==> flow/design.v (excerpt) <==
module Lab4(CLK, RST, INSTR, PC, REG0, REG1, REG2, REG3, REG4, REG5, REG6, REG7, 
		inst_opcode, ALUopcode, ALU_result, Zero, outDMEM, ALU_A, ALU_B);
	input	CLK, RST;
	input		[15:0]	INSTR;
	output 		[5:0]	PC;
	output 		[15:0]	REG0, REG1, REG2, REG3, REG4, REG5, REG6, REG7;
	output 		[4:0]	inst_opcode;
	output 		[2:0]	ALUopcode;
	output 		[15:0]	ALU_result, outDMEM, ALU_A, ALU_B;
	output				Zero;
	wire 				PCSrc, RegSrc, RegWrEn, ALUSrc, DmemWrEn, WrSrc;
	Control c(.PCSrc(PCSrc), .RegSrc(RegSrc), 
			.RegWrEn(RegWrEn), .ALUSrc(ALUSrc), 
			.ALUopcode(ALUopcode), 
			.DmemWrEn(DmemWrEn), .WrSrc(WrSrc), 
			.INST(inst_opcode), .z(Zero));
	Datapath d(	.CLK(CLK), .RST(RST), .INSTR(INSTR), .PCSrc(PCSrc), .RegSrc(RegSrc), 
				.RegWrEn(RegWrEn), .ALUSrc(ALUSrc), 
				.ALUopcode(ALUopcode), .DmemWrEn(DmemWrEn), 
				.WrSrc(WrSrc), .INST(inst_opcode), .Zero(Zero), .PC(PC),
				.REG0(REG0), .REG1(REG1), .REG2(REG2), .REG3(REG3), 
				.REG4(REG4), .REG5(REG5), .REG6(REG6), .REG7(REG7), .ALU_result(ALU_result),
				.outDMEM(outDMEM), .ALU_A(ALU_A), .ALU_B(ALU_B)
				);
endmodule
make LEC_CHECK=0 CAP_MARGIN=20 CORE_MARGIN=2 CORE_UTILIZATION=72 CTS_CLUSTER_DIAMETER=363 CTS_CLUSTER_SIZE=35 MAX_ROUTING_LAYER=met4 PLACE_DENSITY=0.82 SETUP_SLACK_MARGIN=-0.53 SLEW_MARGIN=20 finish   # period 5.6 ns
run.sh (not shown) runs the stock make flow with config.mk's settings and CLKGATE_MAP_FILE=.
The starting point did not get past 4_1_cts with DPL-0038.
Then changed:
- CORE_UTILIZATION: 72 -> 51
- CTS_CLUSTER_DIAMETER: 363 -> default
- CTS_CLUSTER_SIZE: 35 -> default
- MAX_ROUTING_LAYER: met4 -> default
- PLACE_DENSITY: 0.82 -> 0.6
- SETUP_SLACK_MARGIN: -0.53 -> default
- clock period: 5.6 -> 7.03 ns (I/O delays scaled with it)
What happened:
- This time the run finished but fails on setup timing
- area after synthesis is unchanged
- synthesized cell count stays the same
- die size increases by 40%
Then changed:
- CORE_UTILIZATION: 51 -> 58
- clock period: 7.03 -> 6.81 ns (I/O delays scaled with it)
The changed run produced a layout that fails on setup timing. Register-to-register slack loses 0.10 ns. Die area drops by 12%. Wire length climbs by 18%. Count of clock-buffer cells in the layout drops by 2. Final cell count drops by 1.7%. First-iteration DRC count climbs by 70%.
Then changed:
- CORE_UTILIZATION: 58 -> 61
- CTS_CLUSTER_SIZE: default -> 41
- PLACE_DENSITY: 0.6 -> 0.79
- SETUP_SLACK_MARGIN: default -> -0.33
- TNS_END_PERCENT: default -> 40
- clock period: 6.81 -> 6.47 ns (I/O delays scaled with it)
=>
- This time the run stopped in 5_1_grt, error GRT-0232
- die size falls by 4.8%
- synthesized cell count does not change
- synthesized area is unchanged
Then changed:
- ABC_AREA: default -> 1
- CORE_UTILIZATION: 61 -> 71
- CTS_CLUSTER_SIZE: 41 -> 98
- PLACE_DENSITY: 0.79 -> 0.6
- SETUP_SLACK_MARGIN: -0.33 -> default
- TNS_END_PERCENT: 40 -> default
- clock period: 6.47 -> 9.37 ns (I/O delays scaled with it)
Effect: The new run ran to the end with no violations. Die size goes down by 16%. Synthesized cell count goes up by 27%. Area after synthesis goes down by about 2.8%.

pepper:
Lab4 again, from the RTL that the note above started with.
Settings: LEC_CHECK=0, CAP_MARGIN=20, CELL_PAD_IN_SITES_DETAIL_PLACEMENT=2, CELL_PAD_IN_SITES_GLOBAL_PLACEMENT=1, CORE_MARGIN=2, CORE_UTILIZATION=40, PLACE_DENSITY=0.6, SLEW_MARGIN=20; clock period 12.0 ns.
pepper did not stop at any stage, and its layout met the timing, DRC and antenna checks.
## Diff of input files: cedar against pepper
- removing CELL_PAD_IN_SITES_DETAIL_PLACEMENT (formerly 2)
- changing PLACE_DENSITY from 0.6 to 0.67
- setting TNS_END_PERCENT to 5 for the first time
- changing CORE_UTILIZATION from 40 to 58
- setting CTS_CLUSTER_DIAMETER to 103 for the first time
- removing CELL_PAD_IN_SITES_GLOBAL_PLACEMENT (formerly 1)
- setting SETUP_SLACK_MARGIN to -0.43 for the first time
- changing the clock period (ns, I/O delays scaled along) from 12.0 to 6.47
Findings:
In cedar the implementation completed, yet the final layout does not meet the checks, the culprit being negative setup slack. pepper finished every step from synthesis to the final layout, and the layout passed the timing, DRC and antenna checks. Measured against each other, cedar and pepper differ in area of the die, the lower figure coming from cedar. The standard cells in cedar occupy more silicon area than those in pepper do. Diff pepper -> cedar: setup slack went down by 1.07 ns, clock network power consumption moved up, residual antenna-violating net count after detailed routing about even. According to the power report, total power for cedar is higher than for pepper. cedar vs. pepper: sum of routed wire segments on met1 shows a reduction of about 30%; utilization after layout shows an increase of 32 points.
Inputs modified between cedar and tundra:
- swapping 58 for 68 in CORE_UTILIZATION
- swapping 0.67 for 0.95 in PLACE_DENSITY
- putting CTS_CLUSTER_SIZE at 27 where nothing was set
### Flow results
tundra: aborted in global routing (tool error). Post-synthesis share of cell area spent on and, or, nand and nor gates essentially unchanged between tundra and cedar. Changes observed in tundra relative to cedar: count of H-tree levels built during CTS decreased by 1 relative to the old numbers; floorplan utilization now larger; full die area -6000 µm²; synthesized area now sits at about the same level. Per the comparison of tundra with cedar, area of the placeable core dropped about 15%; detailed placer's ending HPWL went up by 12%. cedar -> tundra: instance area at placement decreased slightly. Number of buffers inserted during clock tree synthesis in tundra is 21 lower than in cedar. Looking at number of setup buffers added after CTS, tundra sits above cedar.
Input changes introduced in sierra (baseline for comparison: tundra):
- a deleted SETUP_SLACK_MARGIN that had been -0.43
- a change of PLACE_DENSITY from 0.95 to 0.6
- a deleted CTS_CLUSTER_DIAMETER that had been 103
- a change of CORE_UTILIZATION from 68 to 58
- a change of CTS_CLUSTER_SIZE from 27 to 53
- a change of the clock period (ns, I/O delays scaled along) from 6.47 to 11.3
==> results <==
sierra: full flow OK, the timing, DRC and antenna checks passed
tundra did not finish; the tool stopped in global routing with error GRT-0116.
Cell area reported after detailed placement ends up lower on sierra.
Summary of sierra over tundra: number of H-tree levels went up by 1, detailed placer's ending HPWL went down by 21%, floorplan die width went up by about 8%, die size went up by 17%, synthesized area was more or less identical.
Post-synthesis sequential area ratio: tundra vs sierra identical
Side by side, placed instance count turned out lower in sierra than in tundra.
Changes observed in sierra relative to tundra: setup fix buffers added after clock tree synthesis fell by 31; die height grew by about 8%.
Modified inputs, lagoon compared to sierra
- CTS_CLUSTER_SIZE: 53 -> unset
- TNS_END_PERCENT: 5 -> unset
- CORE_UTILIZATION: 58 -> 40
- the clock period (ns, I/O delays scaled along): 11.3 -> 11.7
lagoon was carried through to the last stage, and its layout satisfied the timing, DRC and antenna checks. lagoon vs. sierra: tally of buffers added on design ports did not really move; worst hold slack went up; register-to-register slack went up; number of violations of the max-capacitance limit did not really move; inserted tap cell count went up. sierra -> lagoon: global-route wire length before repair increased by a little under 10%. From sierra to lagoon the numbers moved as follows: largest net degree at the start of global routing shows a reduction of 40, reported sequential group power dropped about 4%. | non-filler instance count after layout | lagoon vs sierra | 250 higher |. Between sierra and lagoon, the final wirelength is higher for lagoon. Looking at worst-case setup margin in the final layout across sierra and lagoon, the one that comes out higher is lagoon.
Modified inputs, juniper compared to lagoon
- a deleted PLACE_DENSITY that had been 0.6
- an added SETUP_SLACK_MARGIN of 1.91
- a change of CORE_UTILIZATION from 40 to 51
- a change of the clock period (ns, I/O delays scaled along) from 11.7 to 6.47
==> results <==
- Complete run, failing final checks: juniper, reason negative setup slack.
- lagoon finished all stages; the layout is clean.
- Higher via count goes to juniper over lagoon.
- The run with more setup slack is lagoon; juniper has less.
- Against lagoon, juniper reports a total power that is higher.
- Diff lagoon -> juniper | total length of routed wires | up by more than 10%

== lane 1 ==
Lab4 again, from the RTL that the note above started with.
// Lab4
module Lab4(CLK, RST, INSTR, PC, REG0, REG1, REG2, REG3, REG4, REG5, REG6, REG7, 
		inst_opcode, ALUopcode, ALU_result, Zero, outDMEM, ALU_A, ALU_B);
	input	CLK, RST;
	input		[15:0]	INSTR;
	output 		[5:0]	PC;
	output 		[15:0]	REG0, REG1, REG2, REG3, REG4, REG5, REG6, REG7;
	output 		[4:0]	inst_opcode;
	output 		[2:0]	ALUopcode;
	output 		[15:0]	ALU_result, outDMEM, ALU_A, ALU_B;
	output				Zero;
	wire 				PCSrc, RegSrc, RegWrEn, ALUSrc, DmemWrEn, WrSrc;
	Control c(.PCSrc(PCSrc), .RegSrc(RegSrc), 
			.RegWrEn(RegWrEn), .ALUSrc(ALUSrc), 
			.ALUopcode(ALUopcode), 
			.DmemWrEn(DmemWrEn), .WrSrc(WrSrc), 
			.INST(inst_opcode), .z(Zero));
	Datapath d(	.CLK(CLK), .RST(RST), .INSTR(INSTR), .PCSrc(PCSrc), .RegSrc(RegSrc), 
				.RegWrEn(RegWrEn), .ALUSrc(ALUSrc), 
				.ALUopcode(ALUopcode), .DmemWrEn(DmemWrEn), 
				.WrSrc(WrSrc), .INST(inst_opcode), .Zero(Zero), .PC(PC),
				.REG0(REG0), .REG1(REG1), .REG2(REG2), .REG3(REG3), 
				.REG4(REG4), .REG5(REG5), .REG6(REG6), .REG7(REG7), .ALU_result(ALU_result),
				.outDMEM(outDMEM), .ALU_A(ALU_A), .ALU_B(ALU_B)
				);
endmodule
Settings: LEC_CHECK=0, CAP_MARGIN=20, CELL_PAD_IN_SITES_GLOBAL_PLACEMENT=2, CORE_MARGIN=2, CORE_UTILIZATION=40, HOLD_SLACK_MARGIN=0.18, MAX_ROUTING_LAYER=met4, PLACE_DENSITY=0.84, SLEW_MARGIN=20; clock period 12.0 ns.
Lane 1 completed every stage of the flow, and the final layout passed the timing, DRC and antenna checks.
What lane 2 does differently from lane 1 at the input level:
Settings: clearing MAX_ROUTING_LAYER, which used to be met4; putting CTS_CLUSTER_SIZE at 98 where nothing was set; clearing CELL_PAD_IN_SITES_GLOBAL_PLACEMENT, which used to be 2; swapping 0.84 for 0.38 in PLACE_DENSITY; clearing HOLD_SLACK_MARGIN, which used to be 0.18; swapping 40 for 65 in CORE_UTILIZATION; putting ABC_AREA at 1 where nothing was set; swapping 12.0 for 5.37 in the clock period (ns, I/O delays scaled along).
==> comparison <==
Lane 2: GRT-0232 in global routing (5_1_grt) -> run aborted
The higher horizontal extent of the die came out of lane 1.
Compared with lane 1, lane 2 shows a higher area fraction in and, or, nand and nor cells after synthesis.
Delta (lane 2 minus lane 1): area of the core region down 23000 um2; pre-CTS worst setup slack down 2.36 ns; overall chip area down 40%; synthesized area down about 2.8%; multiplexer fraction of the synthesized cell area down 12 points.
In lane 2 relative to lane 1, yosys cell count had gone up by more than a quarter.
The gate count of the mapped netlist in lane 2 sits 582 above the value recorded for lane 1.
The inputs of lane 3 differ from those of lane 2 as listed below.
Settings: TNS_END_PERCENT newly set to 10; CORE_UTILIZATION changed from 65 to 72; CTS_CLUSTER_DIAMETER newly set to 372.
Notes after the runs:
Compared with lane 2, in lane 3 die area went down, proportion of register bits with asynchronous set or reset after synthesis did not really move, horizontal die size moved down, post-synthesis sequential area ratio neither gained nor lost much, core area dropped about 11%.
From lane 2 to lane 3 the numbers moved as follows: cell total after placement moved down; setup slack at placement moved down.
Lane 2 -> lane 3: floorplan die height decreased by a few percent
Lane 3 failed in clock tree synthesis (4_1_cts) with DPL-0038.
From lane 3 to lane 2, fraction of the mapped netlist area in adder cells did not move at all.
--- input diff lane 3..lane 4 ---
Settings: CTS_CLUSTER_DIAMETER removed (was 372); ABC_AREA removed (was 1); CORE_UTILIZATION changed from 72 to 55; SETUP_SLACK_MARGIN newly set to -0.43; TNS_END_PERCENT changed from 10 to 5; CTS_CLUSTER_SIZE removed (was 98); PLACE_DENSITY removed (was 0.38); the clock period (ns, I/O delays scaled along) changed from 5.37 to 6.47.
Findings:
Nothing crashed in lane 4 and all stages finished; the problem is that the final layout failed, the offending checks being negative setup slack.
Summary of lane 4 over lane 3: placer congestion estimate fell by 8.9%; multiplexer fraction of the synthesized cell area rose by 12 points; number of standard-cell rows in the floorplan rose by 11; xor/xnor cell area share of the yosys netlist rose by 0.39 points.
Lane 4 vs lane 3 on count of unique library cells instantiated by Yosys: lane 4 is the higher one.
Compared with lane 3, lane 4 shows a overall die area that is 34% higher.
Lane 4 against lane 3: chip area estimate from yosys synthesis increased about 3%, overall die width went up by 16%, synthesized area per cell went up.

Starting RTL as in the previous note.
## Lab4
module Lab4(CLK, RST, INSTR, PC, REG0, REG1, REG2, REG3, REG4, REG5, REG6, REG7, 
		inst_opcode, ALUopcode, ALU_result, Zero, outDMEM, ALU_A, ALU_B);
Settings: LEC_CHECK=0, ABC_AREA=1, CAP_MARGIN=20, CORE_ASPECT_RATIO=1.2, CORE_MARGIN=2, CORE_UTILIZATION=72, CTS_CLUSTER_DIAMETER=372, CTS_CLUSTER_SIZE=98, PLACE_DENSITY=0.38, SLEW_MARGIN=20, TNS_END_PERCENT=10; clock period 5.37 ns.
The baseline stopped in 4_1_cts on DPL-0033.
Change:
- ABC_AREA: 1 -> not set
- CORE_ASPECT_RATIO: 1.2 -> not set
- CORE_UTILIZATION: 72 -> 66
- CTS_CLUSTER_DIAMETER: 372 -> not set
- CTS_CLUSTER_SIZE: 98 -> 54
- PLACE_DENSITY: 0.38 -> 0.91
- TNS_END_PERCENT: 10 -> 35
- clock period: 5.37 -> 7.47 ns (I/O delays scaled with it)
The new run did not get past 5_1_grt with GRT-0116.
Die area goes up by roughly a tenth.
Area after synthesis is higher by a few percent.
Synthesized cell count decreases by about a fifth.
Change:
- CELL_PAD_IN_SITES_GLOBAL_PLACEMENT: not set -> 2
- CORE_UTILIZATION: 66 -> 40
- CTS_CLUSTER_SIZE: 54 -> not set
- PLACE_DENSITY: 0.91 -> 0.84
- TNS_END_PERCENT: 35 -> not set
- clock period: 7.47 -> 12.0 ns (I/O delays scaled with it)
Effect: With this change the flow completed with no timing, DRC or antenna violations. Synthesized area stays the same. Synthesized cell count stays the same. Die area rose by 63%.
Change:
- CAP_MARGIN: 20 -> 15
- GPL_TIMING_DRIVEN: not set -> 0
- MAX_ROUTING_LAYER: not set -> met5
- SETUP_SLACK_MARGIN: not set -> 0.03
- SLEW_MARGIN: 20 -> 0
- clock period: 12.0 -> 11.3 ns (I/O delays scaled with it)
Result: The new run completed with no timing, DRC or antenna violations. Area after synthesis stays the same. Routed wire length is higher by 6.9%. Clock skew came out lower by 0.022 ns. Sequential cell count is unchanged. Worst hold slack barely changes.
Change:
- CAP_MARGIN: 15 -> 20
- CELL_PAD_IN_SITES_GLOBAL_PLACEMENT: 2 -> not set
- CORE_UTILIZATION: 40 -> 57
- CTS_CLUSTER_SIZE: not set -> 53
- GPL_TIMING_DRIVEN: 0 -> not set
- MAX_ROUTING_LAYER: met5 -> not set
- PLACE_DENSITY: 0.84 -> 0.6
- SETUP_SLACK_MARGIN: 0.03 -> not set
- SLEW_MARGIN: 0 -> 25
- clock period: 11.3 -> 6.56 ns (I/O delays scaled with it)
This time the run completed, yet does not pass: setup timing. Wire length increases by 5.6%. Sequential share of layout area fell by 6.9 points. Hold slack gains 0.035 ns.
Power and IR drop assume default switching activity.
